==> v36: inputs <==
==> flow/design.v <==
module ANDarray (regDst, ALUSrc, memToReg, regWrite, memRead, memWrite, branch, ALUOp1, ALUOp2, op);
	input[5:0] op;
	output regDst, ALUSrc, memToReg, regWrite, memRead, memWrite, branch, ALUOp1, ALUOp2;
	wire Rformat, lw, sw, beq;
	assign Rformat = (~op[0]) & (~op[1]) & (~op[2]) & (~op[3]) & (~op[4]) & (~op[5]), lw = (op[0]) & (op[1]) & (~op[2]) & (~op[3]) & (~op[4]) & (op[5]), sw = (op[0]) & (op[1]) & (~op[2]) & (op[3]) & (~op[4]) & (op[5]), beq = (~op[0]) & (~op[1]) & (op[2]) & (~op[3]) & (~op[4]) & (~op[5]);
	assign regDst = Rformat;
	assign ALUSrc = lw | sw;
	assign memToReg =  lw;
	assign regWrite = Rformat | lw;
	assign memRead = lw;
	assign memWrite = sw;
	assign branch = beq;
	assign ALUOp1 = Rformat;
	assign ALUOp2 = beq;
endmodule
module ALUControl(operation, ALUOp, ff);
	input[1:0] ALUOp;
	input [5:0] ff;
	output [2:0] operation;
	wire w0, w1, w2, w3;
	assign w0 = ff[0] | ff[3];
	assign operation[0] = ALUOp[1] & w0;
	assign w1 = ~ff[2];
	assign w2 = ~ALUOp[1];
	assign operation[1] = w2 | w1;
	assign w3 = ff[1] & ALUOp[1];
	assign operation[2] = w3 | ALUOp[0];
endmodule
module ALU32Bit(zero, carryOut, result, a, b, op);
	input [31:0] a, b;
	input [2:0] op;
	output reg [31:0] result;
	output zero, carryOut;
	reg carryOut;
	assign zero = (result == 0) ? 1 : 0;
	always @(a or b or op)
	begin
		carryOut = 1'b0;
		case(op)
			0: result = a & b;
			1: result = a | b;
			2: {carryOut, result[31:0]} = a + b;
			6: {carryOut, result[31:0]} = a - b;
			7: result = a < b ? 1 : 0;
			default: result = 0;
		endcase
	end
endmodule
module ALUUnit(clock, ALUOp, funct, a, b, result, zero, carryOut);
	input clock;
	input [1:0] ALUOp;
	input [5:0] funct;
	input [31:0] a, b;
	output reg [31:0] result;
	output reg zero, carryOut;
	reg [1:0] aluOpQ;
	reg [5:0] functQ;
	reg [31:0] aQ, bQ;
	wire [2:0] operation;
	wire [31:0] aluResult;
	wire aluZero, aluCarry;
	ALUControl ctl(operation, aluOpQ, functQ);
	ALU32Bit alu(aluZero, aluCarry, aluResult, aQ, bQ, operation);
	always @(posedge clock)
	begin
		aluOpQ <= ALUOp;
		functQ <= funct;
		aQ <= a;
		bQ <= b;
		result <= aluResult;
		zero <= aluZero;
		if (operation == 3'd2 || operation == 3'd6)
			carryOut <= aluCarry;
	end
endmodule
==> flow/run.sh <==
#!/bin/bash
# the make line also repeats each setting of config.mk as NAME=value (left out here)
make -C /OpenROAD-flow-scripts/flow DESIGN_CONFIG=/design/flow/config.mk WORK_HOME=/design/flow/orfs CLKGATE_MAP_FILE= finish
==> flow/config.mk <==
export PLATFORM = sky130hd
export DESIGN_NAME = ALUUnit
export DESIGN_NICKNAME = ALUUnit
export VERILOG_FILES = /design/flow/design.v
export SDC_FILE = /design/flow/constraint.sdc
export NUM_CORES = 4
export LEC_CHECK = 0
export ABC_AREA = 1
export CAP_MARGIN = 20
export CORE_ASPECT_RATIO = 1.12
export CORE_MARGIN = 2
export CORE_UTILIZATION = 66
export CTS_CLUSTER_DIAMETER = 361
export CTS_CLUSTER_SIZE = 98
export SETUP_SLACK_MARGIN = 1.08
export SLEW_MARGIN = 20
export TNS_END_PERCENT = 5
==> flow/constraint.sdc <==
create_clock -name core_clock -period 3.7 [get_ports {clock}]
set_input_delay 0.7400 -clock core_clock [delete_from_list [all_inputs] [get_ports {clock}]]
set_output_delay 0.7400 -clock core_clock [all_outputs]
set_load 0.01 [all_outputs]
==> inputs of v1, as changes to v36 <==
Settings changed: ABC_AREA 1 to not set, CORE_ASPECT_RATIO 1.12 to not set, CORE_UTILIZATION 66 to 45, CTS_CLUSTER_DIAMETER 361 to not set, CTS_CLUSTER_SIZE 98 to not set, SETUP_SLACK_MARGIN 1.08 to 0.69, TNS_END_PERCENT 5 to not set.
==> flow/constraint.sdc (replaced) <==
create_clock -name core_clock -period 2.42 [get_ports {clock}]
set_input_delay 0.4840 -clock core_clock [delete_from_list [all_inputs] [get_ports {clock}]]
set_output_delay 0.4840 -clock core_clock [all_outputs]
set_load 0.01 [all_outputs]
==> comparison table <==
| quantity | v1 | v36 |
|---|---|---|
| Post-synthesis cell type with the largest instance count | dfxtp_1 | nand2_1 |
| Outcome | complete, but fails checks | complete, no violations |
| Violated checks | negative setup slack | - |
| Met2 GRT Util | 55.56% | 68.83% |
| Gp weighted congestion | 1.013 | 1.052 |
| Combinational Power Share | 45.6% | 37.3% |
| Number of cell instances after yosys synthesis | 882 | 1505 |
| Tapcell Cnt | 216 | 161 |
| Flop-to-flop setup slack | -1.44 ns | 0.82 ns |
| Top-area cell share | 28.42% | 23.24% |
| LEAKAGE | 5.784 nW | 5.799 nW |
| Sequential share of cell area | 17.08% | 19.79% |
| Crit path time final | 3.860 ns | 2.876 ns |
| Worst-case headroom to the max-slew limit | 64.51% | 39.93% |
| Post-placement cell area | 10970 um2 | 9932 um2 |
| Largest incremental delay on the critical path | 0.51 ns | 0.41 ns |
| Die width | 131.0 um | 113.6 um |
| Number of clock buffer instances in the layout | 10 | 9 |
| Area overhead of the layout relative to synthesis | 70.23% | 19.56% |
| Parity-gate share of the synthesized area counting xor and xnor cells | 0.4829% | 0.1975% |
| Placement row count | 46 | 44 |

========
==> run a: inputs <==
Starts from the design.v that is shown in full above.
clock: 5.0 ns
lec_check: 0
abc_area: 1
cap_margin: 20
core_margin: 2
core_utilization: 49
cts_cluster_diameter: 378
cts_cluster_size: 91
max_routing_layer: met4
place_density_lb_addon: 0.06
setup_slack_margin: 0.82
slew_margin: 20
tns_end_percent: 5
run.sh (not shown) runs the stock make flow with config.mk's settings and CLKGATE_MAP_FILE=.
==> run b: changes against run a <==
- CORE_UTILIZATION: 49 -> 66
- CTS_CLUSTER_DIAMETER: 378 -> not set
- CTS_CLUSTER_SIZE: 91 -> not set
- MAX_ROUTING_LAYER: met4 -> not set
- PLACE_DENSITY_LB_ADDON: 0.06 -> not set
- SETUP_SLACK_MARGIN: 0.82 -> not set
- TNS_END_PERCENT: 5 -> not set
==> flow/constraint.sdc (replaced) <==
create_clock -name core_clock -period 4.24 [get_ports {clock}]
set_input_delay 0.8480 -clock core_clock [delete_from_list [all_inputs] [get_ports {clock}]]
set_output_delay 0.8480 -clock core_clock [all_outputs]
set_load 0.01 [all_outputs]
==> run c: changes against run a <==
- ABC_AREA: 1 -> not set
- CORE_UTILIZATION: 49 -> 45
- CTS_CLUSTER_DIAMETER: 378 -> not set
- CTS_CLUSTER_SIZE: 91 -> not set
- MAX_ROUTING_LAYER: met4 -> not set
- PLACE_DENSITY_LB_ADDON: 0.06 -> not set
- SETUP_SLACK_MARGIN: 0.82 -> 0.7
- TNS_END_PERCENT: 5 -> not set
==> flow/constraint.sdc (replaced) <==
create_clock -name core_clock -period 2.42 [get_ports {clock}]
set_input_delay 0.4840 -clock core_clock [delete_from_list [all_inputs] [get_ports {clock}]]
set_output_delay 0.4840 -clock core_clock [all_outputs]
set_load 0.01 [all_outputs]
==> comparison <==
Run b produced a clean layout. Run a finished clean. Run c ran to the end with violations: setup timing.
Register-to-register slack, lowest first: run c, run b, run a.
The highest cell area belongs to run c, the lowest to run b.
Of run b and run c, run c has the higher clock skew (gap 0.0017 ns).
The lowest worst hold slack belongs to run c, the highest to run a.
Global-route usage, highest first: run b, run c, run a.
Non-clock buffer count, highest first: run c, run b, run a.
==> figures <==
item                                                 run b    run a                       run c
Status                            timing/DRC/antenna clean  timing/DRC/antenna clean  complete, but fails checks
Layout check failures                                    -        -                setup timing
Cell with the most instances on the worst path     nand2_1  nand2_1                       buf_4
Routed length on met2                              12.3 mm  12.5 mm                     13.8 mm
Combinational share of cell area                     51.6%    51.4%                       45.5%
Average detailed-routed wire length per instance   16.1 um  15.6 um                     19.2 um
Post-layout utilization of the core                  77.6%    57.8%                       78.1%
Vias after detailed routing                           9890     9192                        8775
Proportion of total power due to net switching       37.7%    36.4%                       34.7%
Synth cell types                                        33       33                          78
Layout multi-input combinational cell count           1025     1025                         644
Leakage power                                      5.78 nW  5.77 nW                     5.84 nW
Power Internal                                     1.86 mW  1.64 mW                     4.09 mW
GR Util met2                                         63.1%    47.2%                       55.6%
Actual slew at the worst max-slew pin             0.676 ns  1.02 ns                    0.524 ns

========
==> inputs of wip/violet <==
Starts from the design.v that is shown in full above.
clock: 5.0 ns
lec_check: 0
abc_area: 1
cap_margin: 15
cell_pad_in_sites_detail_placement: 2
cell_pad_in_sites_global_placement: 1
core_aspect_ratio: 1.28
core_margin: 8
core_utilization: 54
cts_cluster_diameter: 249
cts_cluster_size: 45
gpl_routability_driven: 1
gpl_timing_driven: 0
hold_slack_margin: 0.25
max_routing_layer: met4
setup_slack_margin: -0.0
slew_margin: 15
==> wip/sierra: changes against wip/violet <==
- ABC_AREA: 1 -> default
- CAP_MARGIN: 15 -> 20
- CELL_PAD_IN_SITES_DETAIL_PLACEMENT: 2 -> default
- CELL_PAD_IN_SITES_GLOBAL_PLACEMENT: 1 -> default
- CORE_ASPECT_RATIO: 1.28 -> default
- CORE_MARGIN: 8 -> 2
- CORE_UTILIZATION: 54 -> 57
- CTS_CLUSTER_DIAMETER: 249 -> default
- CTS_CLUSTER_SIZE: 45 -> default
- GPL_ROUTABILITY_DRIVEN: 1 -> default
- GPL_TIMING_DRIVEN: 0 -> default
- HOLD_SLACK_MARGIN: 0.25 -> default
- MAX_ROUTING_LAYER: met4 -> default
- SETUP_SLACK_MARGIN: -0.0 -> 0.94
- SLEW_MARGIN: 15 -> 20
==> flow/constraint.sdc (replaced) <==
create_clock -name core_clock -period 3.5 [get_ports {clock}]
set_input_delay 0.7000 -clock core_clock [delete_from_list [all_inputs] [get_ports {clock}]]
set_output_delay 0.7000 -clock core_clock [all_outputs]
set_load 0.01 [all_outputs]
==> comparison <==
wip/violet failed in global placement. wip/sierra ran to the end with violations: negative setup slack. In wip/violet the synthesized cell count is higher than in wip/sierra, by 71%. Of wip/violet and wip/sierra, wip/violet has the higher die area (gap about 50%, measured against wip/sierra). Synthesized area: wip/violet is larger than wip/sierra (22%).

========
==> inputs of job 7957 <==
// ALUUnit: RTL as listed in full above, without the edits since
==> flow/config.mk <==
export PLATFORM = sky130hd
export DESIGN_NAME = ALUUnit
export DESIGN_NICKNAME = ALUUnit
export VERILOG_FILES = /design/flow/design.v
export SDC_FILE = /design/flow/constraint.sdc
export NUM_CORES = 4
export LEC_CHECK = 0
export CAP_MARGIN = 20
export CORE_MARGIN = 2
export CORE_UTILIZATION = 72
export CTS_CLUSTER_SIZE = 100
export HOLD_SLACK_MARGIN = 0.29
export MAX_ROUTING_LAYER = met4
export PLACE_DENSITY_LB_ADDON = 0.14
export SETUP_SLACK_MARGIN = 0.77
export SLEW_MARGIN = 20
==> flow/constraint.sdc <==
create_clock -name core_clock -period 2.73 [get_ports {clock}]
set_input_delay 0.5460 -clock core_clock [delete_from_list [all_inputs] [get_ports {clock}]]
set_output_delay 0.5460 -clock core_clock [all_outputs]
set_load 0.01 [all_outputs]
==> job 3794: changes against job 7957 <==
- CTS_CLUSTER_SIZE: 100 -> 14
- PLACE_DENSITY_LB_ADDON: 0.14 -> not set
- SETUP_SLACK_MARGIN: 0.77 -> 0.17
- TNS_END_PERCENT: not set -> 60
==> job 764: changes against job 7957 <==
- ABC_AREA: not set -> 1
- CAP_MARGIN: 20 -> 0
- CORE_UTILIZATION: 72 -> 58
- CTS_CLUSTER_DIAMETER: not set -> 49
- CTS_CLUSTER_SIZE: 100 -> not set
- GPL_TIMING_DRIVEN: not set -> 1
- HOLD_SLACK_MARGIN: 0.29 -> not set
- PLACE_DENSITY: not set -> 0.58
- PLACE_DENSITY_LB_ADDON: 0.14 -> not set
- SETUP_SLACK_MARGIN: 0.77 -> not set
- TNS_END_PERCENT: not set -> 10
==> flow/constraint.sdc (replaced) <==
create_clock -name core_clock -period 2.42 [get_ports {clock}]
set_input_delay 0.4840 -clock core_clock [delete_from_list [all_inputs] [get_ports {clock}]]
set_output_delay 0.4840 -clock core_clock [all_outputs]
set_load 0.01 [all_outputs]
==> results <==
- In die area, job 3794 and job 7957 do not differ.
- Against job 764, the synthesized cell count of job 7957 is lower by 41%.
- In synthesized area, job 3794 and job 7957 do not differ.
- Job 7957 aborted during 3_5_place_dp on DPL-0038. Job 3794 ended with an error in 3_5_place_dp with DPL-0038. Job 764 produced a layout that fails on setup timing.

========
==> inputs of job 6836 <==
RTL: the design.v shown in full above, as it stands there.
clock: 2.83 ns
lec_check: 0
abc_area: 0
cap_margin: 0
core_margin: 2
core_utilization: 66
gpl_timing_driven: 1
max_routing_layer: met4
place_density: 0.58
slew_margin: 20
tns_end_percent: 100
==> inputs of job 2284, as changes to job 6836 <==
==> flow/config.mk (replaced) <==
export PLATFORM = sky130hd
export DESIGN_NAME = ALUUnit
export DESIGN_NICKNAME = ALUUnit
export VERILOG_FILES = /design/flow/design.v
export SDC_FILE = /design/flow/constraint.sdc
export NUM_CORES = 4
export LEC_CHECK = 0
export ABC_AREA = 1
export CAP_MARGIN = 0
export CORE_ASPECT_RATIO = 1.12
export CORE_MARGIN = 2
export CORE_UTILIZATION = 69
export CTS_CLUSTER_DIAMETER = 361
export CTS_CLUSTER_SIZE = 98
export PLACE_DENSITY = 0.43
export SETUP_SLACK_MARGIN = 1.08
export SLEW_MARGIN = 20
export TNS_END_PERCENT = 5
==> flow/constraint.sdc (replaced) <==
create_clock -name core_clock -period 3.7 [get_ports {clock}]
set_input_delay 0.7400 -clock core_clock [delete_from_list [all_inputs] [get_ports {clock}]]
set_output_delay 0.7400 -clock core_clock [all_outputs]
set_load 0.01 [all_outputs]
==> inputs of job 6196, as changes to job 6836 <==
==> flow/config.mk (replaced) <==
export PLATFORM = sky130hd
export DESIGN_NAME = ALUUnit
export DESIGN_NICKNAME = ALUUnit
export VERILOG_FILES = /design/flow/design.v
export SDC_FILE = /design/flow/constraint.sdc
export NUM_CORES = 4
export LEC_CHECK = 0
export CAP_MARGIN = 20
export CORE_MARGIN = 2
export CORE_UTILIZATION = 49
export CTS_CLUSTER_DIAMETER = 378
export CTS_CLUSTER_SIZE = 91
export MAX_ROUTING_LAYER = met4
export PLACE_DENSITY_LB_ADDON = 0.06
export SETUP_SLACK_MARGIN = -0.3
export SLEW_MARGIN = 20
export TNS_END_PERCENT = 5
==> flow/constraint.sdc (replaced) <==
create_clock -name core_clock -period 5.0 [get_ports {clock}]
set_input_delay 1.0000 -clock core_clock [delete_from_list [all_inputs] [get_ports {clock}]]
set_output_delay 1.0000 -clock core_clock [all_outputs]
set_load 0.01 [all_outputs]
==> comparison table <==
| metric | job 6196 | job 2284 | job 6836 |
|---|---|---|---|
| Post-Syn Nets | 1057 | 1680 | 1057 |
| Clkbuf count | 9 | 9 | - |
| # clock sinks | 104 | 104 | - |
| Post-detailed-route via-to-cell ratio | 6.253 | 6.250 | - |
| Setup tns final | 0 ns | 0 ns | - |
| Final WL | 22790 um | 34850 um | - |
| Crit-path slowest cell | sky130_fd_sc_hd__a2111oi_0 | sky130_fd_sc_hd__dfxtp_1 | - |
| TritonCTS buffer count | 9 | 9 | - |
| CP peak stage delay | 0.79 ns | 0.40 ns | - |
| CTS Root Cell | sky130_fd_sc_hd__clkbuf_16 | sky130_fd_sc_hd__clkbuf_16 | - |
| Die width | 125.7 um | 111.1 um | 108.8 um |
| Clock power share | 28.5% | 27.2% | - |
| R2r worst-path depth | 14 | 18 | - |
| Max-slew headroom | 36.51% | 54.84% | - |
| Setup repair after global routing missed its margin | no | no | - |
| Number of buffers added for setup after CTS | 0 | 1 | - |
| Utilization after layout | 60.22% | 87.97% | - |
| Endpoint class of the critical path | register | register | - |
| Core Rows | 44 | 43 | 38 |
| Number of antenna diodes | 0 | 0 | - |
| Reported combinational group power | 0.811 mW | 1.46 mW | - |
| Result of the run | timing/DRC/antenna clean | timing/DRC/antenna clean | aborted with a tool error |
| Stage where the flow stopped | - | - | clock tree synthesis |
| Worst Path Arrival | 4.75 ns | 3.14 ns | - |
| CTS tree | yes | yes | - |
| Die span in y | 125.7 um | 124.0 um | 108.8 um |
| Final standard cell area without fillers | 0.008720 mm^2 | 0.01098 mm^2 | - |
| Final Worst Setup Slack | 0.5433 ns | 0.8731 ns | - |
Power and IR drop assume default switching activity.
